==> inputs of zinc <==
Design uart_edge_detection, start of the top module:
module uart_edge_detection (
    input logic clk,           
    input logic rst_n,         
    input logic uart_rx,       
    output logic uart_tx,      
    output logic led_rx,       
    output logic led_tx,       
    output logic data_ready    
);
    parameter CLOCK_FREQ = 50000000;    
    parameter BAUD_RATE  = 115200;
    parameter BAUD_DIV   = CLOCK_FREQ / BAUD_RATE;
    parameter THRESHOLD  = 4;           
    logic [7:0] rx_data;
    logic rx_done;
    logic [7:0] processed_data;
    logic tx_start;
    logic tx_busy;
    logic [7:0] image_data [0:63];     
    logic [7:0] conv_result [0:35];    
    logic [5:0] rx_counter;            
    logic [5:0] tx_counter;            
    typedef enum logic [1:0] {IDLE, RECEIVE, PROCESS, SEND} state_t;
    state_t state, next_state;
    uart_rx #(
        .BAUD_DIV(BAUD_DIV)
    ) uart_receiver (
        .clk(clk),
        .rst_n(rst_n),
        .rx(uart_rx),
        .data_out(rx_data),
        .data_valid(rx_done)
    );
    uart_tx #(
        .BAUD_DIV(BAUD_DIV)
    ) uart_transmitter (
        .clk(clk),
        .rst_n(rst_n),
        .tx_start(tx_start),
        .data_in(processed_data),
        .tx_busy(tx_busy),
        .tx(uart_tx)
    );
    always_ff @(posedge clk or negedge rst_n) begin
        if (!rst_n)
            state <= IDLE;
        else
            state <= next_state;
    end
    always_comb begin
        case (state)
            IDLE:      next_state = (rx_done) ? RECEIVE : IDLE;
            RECEIVE:   next_state = (rx_counter == 6'd63 && rx_done) ? PROCESS : RECEIVE;
            PROCESS:   next_state = SEND;
            SEND:      next_state = (tx_counter == 6'd36 && !tx_busy) ? IDLE : SEND;
            default:   next_state = IDLE;
        endcase
    end
    always_ff @(posedge clk or negedge rst_n) begin
        if (!rst_n) begin
            rx_counter <= 6'd0;
        end else if ((state == IDLE || state == RECEIVE) && rx_done) begin
            image_data[rx_counter] <= rx_data;
            rx_counter <= rx_counter + 1;
  ...
clock: 3.19 ns
lec_check: 0
cap_margin: 35
cell_pad_in_sites_detail_placement: 0
cell_pad_in_sites_global_placement: 0
core_margin: 2
core_utilization: 72
cts_cluster_diameter: 240
place_density_lb_addon: 0.0
setup_slack_margin: 0.45
slew_margin: 40
run.sh (not shown) runs the stock make flow with config.mk's settings and CLKGATE_MAP_FILE=.
==> onyx (differences from zinc) <==
- ABC_AREA: default -> 1
- CAP_MARGIN: 35 -> 20
- CELL_PAD_IN_SITES_DETAIL_PLACEMENT: 0 -> default
- CELL_PAD_IN_SITES_GLOBAL_PLACEMENT: 0 -> default
- CTS_CLUSTER_DIAMETER: 240 -> default
- CTS_CLUSTER_SIZE: default -> 71
- PLACE_DENSITY_LB_ADDON: 0.0 -> 0.22
- SETUP_SLACK_MARGIN: 0.45 -> 0.41
- SLEW_MARGIN: 40 -> 20
==> tundra (differences from zinc) <==
- CAP_MARGIN: 35 -> 20
- CELL_PAD_IN_SITES_DETAIL_PLACEMENT: 0 -> default
- CELL_PAD_IN_SITES_GLOBAL_PLACEMENT: 0 -> default
- CORE_UTILIZATION: 72 -> 40
- CTS_CLUSTER_DIAMETER: 240 -> default
- PLACE_DENSITY_LB_ADDON: 0.0 -> default
- SETUP_SLACK_MARGIN: 0.45 -> default
- SLEW_MARGIN: 40 -> 20
==> flow/constraint.sdc (replaced) <==
create_clock -name core_clock -period 20.0 [get_ports {clk}]
set_input_delay 4.0000 -clock core_clock [delete_from_list [all_inputs] [get_ports {clk}]]
set_output_delay 4.0000 -clock core_clock [all_outputs]
set_load 0.01 [all_outputs]
==> ember (differences from zinc) <==
- ABC_AREA: default -> 1
- CAP_MARGIN: 35 -> 20
- CELL_PAD_IN_SITES_DETAIL_PLACEMENT: 0 -> default
- CELL_PAD_IN_SITES_GLOBAL_PLACEMENT: 0 -> default
- CTS_CLUSTER_DIAMETER: 240 -> default
- CTS_CLUSTER_SIZE: default -> 72
- PLACE_DENSITY_LB_ADDON: 0.0 -> 0.06
- SETUP_SLACK_MARGIN: 0.45 -> 0.32
- SLEW_MARGIN: 40 -> 20
==> flow_summary.toml <==
# yosys + openroad results
[place]
hpwl_um = 20700

[global_routing]
grt_pass1_vias = 8453

[logic_synthesis]
synthCells = 1220
synth.cellmix.compoundShare_pct = 11.4

[pwr]
power.leakage_uw = 0.00604

[layout]
num-fill-cells = 2934

[outcome]
run_status = "complete, no violations"

[sta]
rsz0062_at_grt = "false"
Source of the figures above: tundra

==> flow_summary.toml <==
# yosys + openroad results
[outcome]
run_status = "complete, no violations"

[place]
hpwl_um = 20400

[sta]
rsz0062_at_grt = "true"

[layout]
num-fill-cells = 915

[logic_synthesis]
synthCells = 1220
Source of the figures above: zinc

==> flow_summary.toml <==
# yosys + openroad results
[outcome]
run_status = "failed layout checks"
violatedChecks = "setup timing"

[layout]
num-fill-cells = 719

[sta]
setup_viol = 10
rsz0062_at_grt = "true"
timing.final.ws_setup_ns = -0.249

[logic_synthesis]
synth.cellmix.compoundShare_pct = 9.36
synthCells = 1308

[global_routing]
grt_pass1_vias = 11200
Source of the figures above: onyx

==> flow_summary.toml <==
# yosys + openroad results
[pwr]
power.leakage_uw = 0.00724

[global_routing]
grt_pass1_vias = 9862
grt_max_degree = 65

[layout]
num-fill-cells = 916

[logic_synthesis]
synthCells = 1308

[outcome]
run_status = "complete, no violations"
Source of the figures above: ember


==> inputs of run Z <==
==> flow/design.v <==
module uart_tx #(
    parameter BAUD_DIV = 434
) (
    input logic clk,
    input logic rst_n,
    input logic tx_start,
    input logic [7:0] data_in,
    output logic tx_busy,
    output logic tx
);
    logic [9:0] tx_shift;   
    logic [3:0] bit_count;
    logic [11:0] baud_counter;
    logic tx_active;
    always_ff @(posedge clk or negedge rst_n) begin
        if (!rst_n) begin
            tx_active <= 0;
            baud_counter <= 0;
            tx_busy <= 0;
            tx <= 1;   
        end else begin
            if (tx_start && !tx_active) begin
                tx_active <= 1;
                tx_shift <= {1'b1, data_in, 1'b0};   
                baud_counter <= BAUD_DIV;
                bit_count <= 0;
                tx_busy <= 1;
            end else if (tx_active) begin
                if (baud_counter == 0) begin
                    baud_counter <= BAUD_DIV;
                    tx <= tx_shift[0];   
                    tx_shift <= {1'b1, tx_shift[9:1]};   
                    bit_count <= bit_count + 1;
                    if (bit_count == 9) begin   
                        tx_active <= 0;
                        tx_busy <= 0;
                    end
                end else begin
                    baud_counter <= baud_counter - 1;
                end
            end
        end
    end
endmodule
module uart_rx #(
    parameter BAUD_DIV = 434   
) (
    input logic clk,
    input logic rst_n,
    input logic rx,
    output logic [7:0] data_out,
    output logic data_valid,
	 	output logic [7:0] leds
);
    logic [11:0] baud_counter;
    logic [3:0] bit_count;
    logic [7:0] rx_shift;
    logic rx_active;
    always_ff @(posedge clk or negedge rst_n) begin
        if (!rst_n) begin
            baud_counter <= 0;
            bit_count <= 0;
            rx_active <= 0;
            data_valid <= 0;
            rx_shift <= 8'b0;   
        end else begin
            if (!rx_active && !rx) begin
                rx_active <= 1;
                baud_counter <= BAUD_DIV / 2;
                bit_count <= 0;
                rx_shift <= 8'b0;   
            end else if (rx_active) begin
                if (baud_counter == 0) begin
                    baud_counter <= BAUD_DIV;
                    if (bit_count < 9) begin
                        rx_shift <= {rx, rx_shift[7:1]};   
                        bit_count <= bit_count + 1;
                    end else begin
                        rx_active <= 0;
                        data_out <= rx_shift;  
								leds <= rx_shift;
                        data_valid <= 1;
                    end
                end else begin
                    baud_counter <= baud_counter - 1;
                end
            end else begin
                data_valid <= 0;
            end
        end
    end
endmodule
module uart_edge_detection (
    input logic clk,           
    input logic rst_n,         
    input logic uart_rx,       
    output logic uart_tx,      
    output logic led_rx,       
    output logic led_tx,       
    output logic data_ready    
);
    parameter CLOCK_FREQ = 50000000;    
    parameter BAUD_RATE  = 115200;
    parameter BAUD_DIV   = CLOCK_FREQ / BAUD_RATE;
    parameter THRESHOLD  = 4;           
    logic [7:0] rx_data;
    logic rx_done;
    logic [7:0] processed_data;
    logic tx_start;
    logic tx_busy;
    logic [7:0] image_data [0:63];     
    logic [7:0] conv_result [0:35];    
    logic [5:0] rx_counter;            
    logic [5:0] tx_counter;            
    typedef enum logic [1:0] {IDLE, RECEIVE, PROCESS, SEND} state_t;
    state_t state, next_state;
    uart_rx #(
        .BAUD_DIV(BAUD_DIV)
    ) uart_receiver (
        .clk(clk),
        .rst_n(rst_n),
        .rx(uart_rx),
        .data_out(rx_data),
        .data_valid(rx_done)
    );
    uart_tx #(
        .BAUD_DIV(BAUD_DIV)
    ) uart_transmitter (
        .clk(clk),
        .rst_n(rst_n),
        .tx_start(tx_start),
        .data_in(processed_data),
        .tx_busy(tx_busy),
        .tx(uart_tx)
    );
    always_ff @(posedge clk or negedge rst_n) begin
        if (!rst_n)
            state <= IDLE;
        else
            state <= next_state;
    end
    always_comb begin
        case (state)
            IDLE:      next_state = (rx_done) ? RECEIVE : IDLE;
            RECEIVE:   next_state = (rx_counter == 6'd63 && rx_done) ? PROCESS : RECEIVE;
            PROCESS:   next_state = SEND;
            SEND:      next_state = (tx_counter == 6'd36 && !tx_busy) ? IDLE : SEND;
            default:   next_state = IDLE;
        endcase
    end
    always_ff @(posedge clk or negedge rst_n) begin
        if (!rst_n) begin
            rx_counter <= 6'd0;
        end else if ((state == IDLE || state == RECEIVE) && rx_done) begin
            image_data[rx_counter] <= rx_data;
            rx_counter <= rx_counter + 1;
        end else if (state == IDLE) begin
            rx_counter <= 6'd0;
        end
    end
    integer i, j, k, l;
    reg [3:0] sum;
    always_ff @(posedge clk or negedge rst_n) begin
        if (!rst_n) begin
            for (i = 0; i < 36; i = i + 1)
                conv_result[i] <= 8'd0;
        end else if (state == PROCESS) begin
            for (i = 0; i < 6; i = i + 1) begin
                for (j = 0; j < 6; j = j + 1) begin
                    sum = 0;
                    for (k = 0; k < 3; k = k + 1) begin
                        for (l = 0; l < 3; l = l + 1) begin
                            sum = sum + image_data[(i + k) * 8 + (j + l)][0];
                        end
                    end
                    conv_result[i * 6 + j] <= (sum >= THRESHOLD) ? 8'b1 : 8'b0;
                end
            end
        end
    end
    always_ff @(posedge clk or negedge rst_n) begin
        if (!rst_n) begin
            tx_counter <= 6'd0;
            tx_start <= 1'b0;
            processed_data <= 8'd0;
        end else if (state == SEND) begin
            if (!tx_busy && !tx_start) begin
                tx_start <= 1'b1;
                processed_data <= conv_result[tx_counter];
                tx_counter <= tx_counter + 1;
            end else if (tx_start && tx_busy) begin
                tx_start <= 1'b0;
            end
        end else begin
            tx_counter <= 6'd0;
            tx_start <= 1'b0;
        end
    end
    always_ff @(posedge clk or negedge rst_n) begin
        if (!rst_n) begin
            led_rx <= 1'b0;
            led_tx <= 1'b0;
            data_ready <= 1'b0;
        end else begin
            led_rx <= (state == RECEIVE) ? rx_done : 1'b0;
            led_tx <= (state == SEND) ? ~tx_busy : 1'b0;
            data_ready <= (state == SEND);  
        end
    end
endmodule
==> flow/run.sh <==
#!/bin/bash
# the make line also repeats each setting of config.mk as NAME=value (left out here)
make -C /OpenROAD-flow-scripts/flow DESIGN_CONFIG=/design/flow/config.mk WORK_HOME=/design/flow/orfs CLKGATE_MAP_FILE= finish
==> flow/config.mk <==
export PLATFORM = sky130hd
export DESIGN_NAME = uart_edge_detection
export DESIGN_NICKNAME = uart_edge_detection
export VERILOG_FILES = /design/flow/design.v
export SDC_FILE = /design/flow/constraint.sdc
export NUM_CORES = 4
export LEC_CHECK = 0
export CAP_MARGIN = 35
export CELL_PAD_IN_SITES_DETAIL_PLACEMENT = 0
export CELL_PAD_IN_SITES_GLOBAL_PLACEMENT = 0
export CORE_MARGIN = 2
export CORE_UTILIZATION = 72
export CTS_CLUSTER_DIAMETER = 240
export PLACE_DENSITY_LB_ADDON = 0.0
export SETUP_SLACK_MARGIN = 0.97
export SLEW_MARGIN = 20
==> flow/constraint.sdc <==
create_clock -name core_clock -period 3.37 [get_ports {clk}]
set_input_delay 0.6740 -clock core_clock [delete_from_list [all_inputs] [get_ports {clk}]]
set_output_delay 0.6740 -clock core_clock [all_outputs]
set_load 0.01 [all_outputs]
==> run H: changes against run Z <==
--- a/flow/config.mk
+++ b/flow/config.mk
@@ -8,9 +8,11 @@
 export CAP_MARGIN = 35
-export CELL_PAD_IN_SITES_DETAIL_PLACEMENT = 0
+export CELL_PAD_IN_SITES_DETAIL_PLACEMENT = 1
 export CELL_PAD_IN_SITES_GLOBAL_PLACEMENT = 0
+export CORE_ASPECT_RATIO = 0.5
 export CORE_MARGIN = 2
-export CORE_UTILIZATION = 72
+export CORE_UTILIZATION = 21
 export CTS_CLUSTER_DIAMETER = 240
-export PLACE_DENSITY_LB_ADDON = 0.0
-export SETUP_SLACK_MARGIN = 0.97
+export CTS_CLUSTER_SIZE = 91
+export HOLD_SLACK_MARGIN = 0.11
+export PLACE_DENSITY_LB_ADDON = 0.19
 export SLEW_MARGIN = 20
==> flow/constraint.sdc (replaced) <==
create_clock -name core_clock -period 3.81 [get_ports {clk}]
set_input_delay 0.7620 -clock core_clock [delete_from_list [all_inputs] [get_ports {clk}]]
set_output_delay 0.7620 -clock core_clock [all_outputs]
set_load 0.01 [all_outputs]
==> summary of the runs <==
Run Z finished clean. Run H finished clean. Of run H and run Z, run Z has the higher combinational power (gap about 10%, measured against run Z). Cell area: run Z is larger than run H (about 2%). Against run H, the maximum frequency of run Z is higher by 13%. Of run H and run Z, run H has the higher register-to-register slack (gap 0.04 ns). In run Z the via count is higher than in run H, by 10%. Between run H and run Z, the lower non-clock buffer count is in run H (gap 87). Of run Z and run H, run H has the higher hold slack (gap 0.088 ns). Of run H and run Z, run Z has the higher clock skew (gap 0.00071 ns). Worst setup slack: run Z is worse than run H (0.037 ns). Global-route usage: run H is lower than run Z (23 points). Of run H and run Z, run Z has the higher power (gap 11%, measured against run Z).
Power figures rest on the tool's default switching activity, not on a simulated workload.
